== nickel ==
## aoc_solver_top
module aoc_solver_top #(
    parameter WIDTH    = 32,
    parameter HEIGHT   = 32,
    parameter LOG_SIZE = 10
) (
    input         clear,
    input         clock,
    input  [31:0] reg_wdata,
    input         reg_write_strobe,
    input  [3:0]  reg_addr,
    output [31:0] reg_rdata
);
    localparam LATENCY = WIDTH + 5;
    localparam CELLS   = WIDTH * HEIGHT;
    localparam [2:0] S_START    = 3'd0;
    localparam [2:0] S_LOAD     = 3'd1;
    localparam [2:0] S_PROCESS  = 3'd2;
    localparam [2:0] S_CHECK    = 3'd3;
    localparam [2:0] S_FINISHED = 3'd4;
    reg  [LOG_SIZE-1:0] ram_write_addr;
    wire ram_write_en = reg_write_strobe & (reg_addr == 4'd3);
    wire start        = reg_write_strobe & (reg_addr == 4'd0) & reg_wdata[0];
    always @(posedge clock)
        if (clear)
            ram_write_addr <= {LOG_SIZE{1'b0}};
        else if (reg_write_strobe & (reg_addr == 4'd2))
            ram_write_addr <= reg_wdata[LOG_SIZE-1:0];
    reg [2:0]          state;
    reg [LOG_SIZE-1:0] x_count, y_count, read_addr;
    reg [15:0]         total_removed;
    reg                has_changed;
    wire in_load      = (state == S_LOAD);
    wire in_process   = (state == S_PROCESS);
    wire enable_shift = in_load | in_process;
    reg mem [0:(1<<LOG_SIZE)-1];
    reg rd_q0, rd_q1, rd_q2;
    always @(posedge clock)
        if (clear) begin
            rd_q0 <= 1'b0;
            rd_q1 <= 1'b0;
            rd_q2 <= 1'b0;
        end else begin
            rd_q0 <= mem[read_addr];
            rd_q1 <= rd_q0;
            rd_q2 <= rd_q1;
        end
    wire row0 = rd_q2;
    reg [WIDTH-1:0] line1, line2;
    wire row1 = line1[WIDTH-1];
    wire row2 = line2[WIDTH-1];
    reg r0c1, r0c2, r1c1, r1c2, r2c1, r2c2;
    always @(posedge clock)
        if (clear) begin
            line1 <= {WIDTH{1'b0}};
            line2 <= {WIDTH{1'b0}};
            {r0c1, r0c2, r1c1, r1c2, r2c1, r2c2} <= 6'd0;
        end else if (enable_shift) begin
            line1 <= {line1[WIDTH-2:0], row0};
            line2 <= {line2[WIDTH-2:0], row1};
            r0c1 <= row0; r0c2 <= r0c1;
            r1c1 <= row1; r1c2 <= r1c1;
            r2c1 <= row2; r2c2 <= r2c1;
        end
    reg [LOG_SIZE-1:0] cur_x_pipe [0:LATENCY-2];
    reg [LOG_SIZE-1:0] cur_y_pipe [0:LATENCY-2];
    reg [LOG_SIZE-1:0] waddr_pipe [0:LATENCY-1];
    integer i;
  ...
For scale: roughly 6100 cells after synthesis, ~2200 flip-flops, about 71 I/O pins.
Settings: LEC_CHECK=0, CAP_MARGIN=20, CORE_MARGIN=2, CORE_UTILIZATION=55, CTS_CLUSTER_SIZE=97, SLEW_MARGIN=20; clock period 4.59 ns.
run.sh (not shown) runs the stock make flow with config.mk's settings and CLKGATE_MAP_FILE=.
Setup changes, nickel to onyx
diff --git a/flow/config.mk b/flow/config.mk
--- a/flow/config.mk
+++ b/flow/config.mk
@@ -8,5 +8,4 @@
 export CAP_MARGIN = 20
 export CORE_MARGIN = 2
-export CORE_UTILIZATION = 55
-export CTS_CLUSTER_SIZE = 97
+export CORE_UTILIZATION = 40
 export SLEW_MARGIN = 20
==> flow/constraint.sdc <==
create_clock -name core_clock -period 4.0 [get_ports {clock}]
set_input_delay 0.8000 -clock core_clock [delete_from_list [all_inputs] [get_ports {clock}]]
set_output_delay 0.8000 -clock core_clock [all_outputs]
set_load 0.01 [all_outputs]
onyx gives more die width than nickel did.
On total power: between onyx and nickel, it ends up higher for onyx.
Across both runs, number of global-route vias before repair was lower for onyx than for nickel.
Taking nickel as the reference, in onyx cell count after placement now larger; slew at the pin closest to its max-slew limit now smaller; post-route standard cell area excluding fillers now larger.
#### Input delta (maple over onyx)
==> flow/constraint.sdc <==
create_clock -name core_clock -period 2.41 [get_ports {clock}]
set_input_delay 0.4820 -clock core_clock [delete_from_list [all_inputs] [get_ports {clock}]]
set_output_delay 0.4820 -clock core_clock [all_outputs]
set_load 0.01 [all_outputs]
Results
Final checks on maple, whose flow otherwise completed, came back failing, citing setup timing. Internal power summed over all cells ended up 64% higher on maple than on onyx. Between maple and onyx, the horizontal die size figures differ only marginally. Multi-input gate share of total cell area: maple vs onyx — no meaningful difference. maple — final area 8.0% higher, onyx as reference. First-iteration DRC count delta (maple − onyx): unfavourable. maple: proportion of cell area occupied by registers is 4.5 points lower than what onyx reported. Higher part of the power in combinational logic goes to maple over onyx.
Inputs modified between maple and garnet:
diff --git a/flow/config.mk b/flow/config.mk
--- a/flow/config.mk
+++ b/flow/config.mk
@@ -8,4 +8,6 @@
 export CAP_MARGIN = 20
 export CORE_MARGIN = 2
-export CORE_UTILIZATION = 40
+export CORE_UTILIZATION = 70
+export CTS_CLUSTER_SIZE = 33
+export SETUP_SLACK_MARGIN = 0.67
 export SLEW_MARGIN = 20
==> flow/constraint.sdc <==
create_clock -name core_clock -period 2.89 [get_ports {clock}]
set_input_delay 0.5780 -clock core_clock [delete_from_list [all_inputs] [get_ports {clock}]]
set_output_delay 0.5780 -clock core_clock [all_outputs]
set_load 0.01 [all_outputs]
The final report for maple shows a completed flow and a layout that fails verification, specifically setup timing.
In garnet the implementation ran to completion but is not tape-out ready, as the final checks report setup timing.
Compared maple against garnet; clock skew within noise.
garnet supports a lower top clock frequency than maple.
For synthesized instance count, garnet and maple come out practically identical.
Switching power of the nets improves in garnet relative to maple.
Modified inputs, fjord compared to garnet
diff --git a/flow/config.mk b/flow/config.mk
--- a/flow/config.mk
+++ b/flow/config.mk
@@ -8,6 +8,7 @@
 export CAP_MARGIN = 20
 export CORE_MARGIN = 2
-export CORE_UTILIZATION = 70
-export CTS_CLUSTER_SIZE = 33
-export SETUP_SLACK_MARGIN = 0.67
+export CORE_UTILIZATION = 72
+export CTS_CLUSTER_SIZE = 14
+export PLACE_DENSITY_LB_ADDON = 0.03
+export SETUP_SLACK_MARGIN = 0.81
 export SLEW_MARGIN = 20
==> flow/constraint.sdc <==
create_clock -name core_clock -period 3.09 [get_ports {clock}]
set_input_delay 0.6180 -clock core_clock [delete_from_list [all_inputs] [get_ports {clock}]]
set_output_delay 0.6180 -clock core_clock [all_outputs]
set_load 0.01 [all_outputs]
## What came out
Nothing crashed in garnet and all stages finished; the problem is that the final layout failed, the offending checks being setup timing. Final checks on fjord, whose flow otherwise completed, came back failing, citing setup timing. First-pass GRT wire length (higher): garnet. The area taken by flip-flops and latches was comparable across fjord and garnet. fjord vs garnet, well tap count went down by about 6%. Comparing the two runs side by side, fjord comes out ahead of garnet on final-layout worst hold slack.
The following lists how ember was set up differently from fjord:
diff --git a/flow/config.mk b/flow/config.mk
--- a/flow/config.mk
+++ b/flow/config.mk
@@ -8,7 +8,4 @@
 export CAP_MARGIN = 20
 export CORE_MARGIN = 2
-export CORE_UTILIZATION = 72
-export CTS_CLUSTER_SIZE = 14
-export PLACE_DENSITY_LB_ADDON = 0.03
-export SETUP_SLACK_MARGIN = 0.81
+export CORE_UTILIZATION = 68
 export SLEW_MARGIN = 20
==> flow/constraint.sdc <==
create_clock -name core_clock -period 4.0 [get_ports {clock}]
set_input_delay 0.8000 -clock core_clock [delete_from_list [all_inputs] [get_ports {clock}]]
set_output_delay 0.8000 -clock core_clock [all_outputs]
set_load 0.01 [all_outputs]
Results
- ember completed every stage of the flow, and the final layout passed the timing, design-rule and antenna checks.
- fjord → ember: number of DRC violations after detailed-routing iteration 0 lost 810; highest attainable clock frequency increased by about 0.43% relative to the old numbers.
- On worst setup margin: ember sits above fjord.
No activity file was given, so power comes from the tool's default toggle rates.
